==> branch pepper: inputs <==
// sig_16_hw
module sig_16_hw #(parameter K=16,DWIDTH=32,EXPONENT_WIDTH=8, BIAS=8'd127)(input [DWIDTH-1:0] x_in,input clk,start,rst,output reg valid, output [DWIDTH-1:0] y_out);
clock: 4.4 ns
lec_check: 0
abc_area: 1
cap_margin: 20
core_margin: 2
core_utilization: 62
place_density: 0.6
setup_slack_margin: 0.47
slew_margin: 20
run.sh (not shown) runs the stock make flow with config.mk's settings and CLKGATE_MAP_FILE=.
==> inputs of branch sierra, as changes to branch pepper <==
- ABC_AREA: 1 -> not set
- CELL_PAD_IN_SITES_DETAIL_PLACEMENT: not set -> 1
- CORE_ASPECT_RATIO: not set -> 0.81
- CORE_MARGIN: 2 -> 8
- CORE_UTILIZATION: 62 -> 35
- CTS_CLUSTER_DIAMETER: not set -> 52
- GPL_ROUTABILITY_DRIVEN: not set -> 0
- GPL_TIMING_DRIVEN: not set -> 1
- MAX_ROUTING_LAYER: not set -> met4
- PLACE_DENSITY: 0.6 -> not set
- PLACE_DENSITY_LB_ADDON: not set -> 0.09
- SETUP_SLACK_MARGIN: 0.47 -> not set
- TNS_END_PERCENT: not set -> 35
==> flow/constraint.sdc (replaced) <==
create_clock -name core_clock -period 11.4 [get_ports {clk}]
set_input_delay 2.2800 -clock core_clock [delete_from_list [all_inputs] [get_ports {clk}]]
set_output_delay 2.2800 -clock core_clock [all_outputs]
set_load 0.01 [all_outputs]
==> metrics.yaml <==
setup-violations-final: 24
met1_length_mm: 19.4
clock_power_share_pct: 36.1
drt_pass1_iterations: 16
setup_slack_ps: -1580
outcome: "finished with violations"
so_faults: "setup timing"
synthCells: 2297
clkCellAreaFrac_pct: 3.82
period_minus_slack_ps: 5980
power_w: 0.00552
ys_sh_adder_pct: 4.21
-- figures above: branch pepper

==> metrics.yaml <==
outcome: "no timing/DRC/antenna violations"
synthCells: 1860
grt-ovfl-total: 0
clock_power_share_pct: 41.8
cts-htree-levels: 1
period_minus_slack_ps: 8100
ff_count: 220
power_w: 0.00205
met1_length_mm: 28.9
clkCellAreaFrac_pct: 5.07
p_comb_share_pct: 14.5
setup-violations-final: 0
setup_slack_ps: 3300
ys_sh_adder_pct: 4.23
simple_gate_area_share_pct: 20.9
-- figures above: branch sierra


========
==> lagoon: inputs <==
Starting RTL as in the previous note.
Settings: LEC_CHECK=0, ABC_AREA=0, CAP_MARGIN=25, CELL_PAD_IN_SITES_DETAIL_PLACEMENT=1, CORE_ASPECT_RATIO=0.74, CORE_MARGIN=2, CORE_UTILIZATION=67, CTS_CLUSTER_DIAMETER=51, MAX_ROUTING_LAYER=met4, MIN_ROUTING_LAYER=met1, PLACE_DENSITY_LB_ADDON=0.15, SETUP_SLACK_MARGIN=1.83, SLEW_MARGIN=40, TNS_END_PERCENT=35; clock period 6.72 ns.
==> raven: changes against lagoon <==
Settings changed: ABC_AREA 0 to 1, CAP_MARGIN 25 to 20, CELL_PAD_IN_SITES_DETAIL_PLACEMENT 1 to default, CORE_ASPECT_RATIO 0.74 to default, CORE_UTILIZATION 67 to 68, CTS_CLUSTER_DIAMETER 51 to default, MAX_ROUTING_LAYER met4 to default, MIN_ROUTING_LAYER met1 to default, PLACE_DENSITY_LB_ADDON 0.15 to default, SETUP_SLACK_MARGIN 1.83 to 1.71, SLEW_MARGIN 40 to 20, TNS_END_PERCENT 35 to default.
==> flow/constraint.sdc (replaced) <==
create_clock -name core_clock -period 5.93 [get_ports {clk}]
set_input_delay 1.1860 -clock core_clock [delete_from_list [all_inputs] [get_ports {clk}]]
set_output_delay 1.1860 -clock core_clock [all_outputs]
set_load 0.01 [all_outputs]
==> umber: changes against lagoon <==
Settings changed: ABC_AREA 0 to 1, CAP_MARGIN 25 to 20, CELL_PAD_IN_SITES_DETAIL_PLACEMENT 1 to default, CORE_ASPECT_RATIO 0.74 to default, CORE_UTILIZATION 67 to 66, CTS_CLUSTER_DIAMETER 51 to 228, MAX_ROUTING_LAYER met4 to default, MIN_ROUTING_LAYER met1 to default, PLACE_DENSITY from default to 0.6, PLACE_DENSITY_LB_ADDON 0.15 to default, SETUP_SLACK_MARGIN 1.83 to default, SLEW_MARGIN 40 to 20, TNS_END_PERCENT 35 to default.
==> flow/constraint.sdc (replaced) <==
create_clock -name core_clock -period 5.01 [get_ports {clk}]
set_input_delay 1.0020 -clock core_clock [delete_from_list [all_inputs] [get_ports {clk}]]
set_output_delay 1.0020 -clock core_clock [all_outputs]
set_load 0.01 [all_outputs]
==> fjord: changes against lagoon <==
Settings changed: ABC_AREA 0 to default, CAP_MARGIN 25 to 20, CELL_PAD_IN_SITES_DETAIL_PLACEMENT 1 to default, CORE_ASPECT_RATIO 0.74 to default, CORE_UTILIZATION 67 to 72, CTS_CLUSTER_DIAMETER 51 to default, CTS_CLUSTER_SIZE from default to 14, MAX_ROUTING_LAYER met4 to default, MIN_ROUTING_LAYER met1 to default, PLACE_DENSITY_LB_ADDON 0.15 to 0.2, SETUP_SLACK_MARGIN 1.83 to 1.87, SLEW_MARGIN 40 to 20, TNS_END_PERCENT 35 to default.
==> flow/constraint.sdc (replaced) <==
create_clock -name core_clock -period 7.38 [get_ports {clk}]
set_input_delay 1.4760 -clock core_clock [delete_from_list [all_inputs] [get_ports {clk}]]
set_output_delay 1.4760 -clock core_clock [all_outputs]
set_load 0.01 [all_outputs]
==> comparison table <==
|  | umber | fjord | lagoon | raven |
|---|---|---|---|---|
| Combinational power | 1010 µW | 469 µW | - | 830 µW |
| Outcome | complete, but fails checks | no timing/DRC/antenna violations | stopped before the end | complete, but fails checks |
| Last stage reached | - | - | 3_5_place_dp | - |
| Violated checks | setup timing | - | - | setup timing |
| Logic cell area | 0.00990 mm² | 0.0104 mm² | - | 0.00975 mm² |
| CLK BUF | 29 | 32 | - | 27 |
| Met2 WL | 26.5 mm | 26.3 mm | - | 24.7 mm |
| Met1 WL | 18.8 mm | 19.3 mm | - | 18.6 mm |
| Power in the clock group | 1760 µW | 1100 µW | - | 1540 µW |
| Internal Dissipation | 3280 µW | 2100 µW | - | 2860 µW |
| Setup crit start kind | flip-flop | flip-flop | - | flip-flop |
| Critical path's slowest cell | edfxtp_1 | o21ai_1 | - | edfxtp_1 |
| Yosys-reported design area after synthesis | 0.0155 mm² | 0.0154 mm² | 0.0154 mm² | 0.0155 mm² |
| Worst Hold Endpoint | x_gre_3_2nd | present_state[3] | - | x_gre_3_2nd |
| Top Consumer | sequential cells | sequential cells | - | sequential cells |
| Detailed Routing Iterations Pass 1 | 10 | 12 | - | 12 |
| Arrival time reported for the critical path endpoint | 6760 ps | 6900 ps | - | 6480 ps |
| Cell with the most instances on the worst path | nand2_1 | buf_4 | - | nand2_1 |
| TritonCTS clock tree | yes | yes | - | yes |
| Fraction of synthesized cell area in xor and xnor cells | 2.98% | 4.48% | 4.48% | 2.98% |
| Worst-Skew Late Latency | 550 ps | 540 ps | - | 530 ps |
| Post-route ant nets | 0 | 0 | - | 0 |
| Area growth syn-to-layout | 25.6% | 17.8% | - | 20.1% |
No activity file was given, so power comes from the tool's default toggle rates.
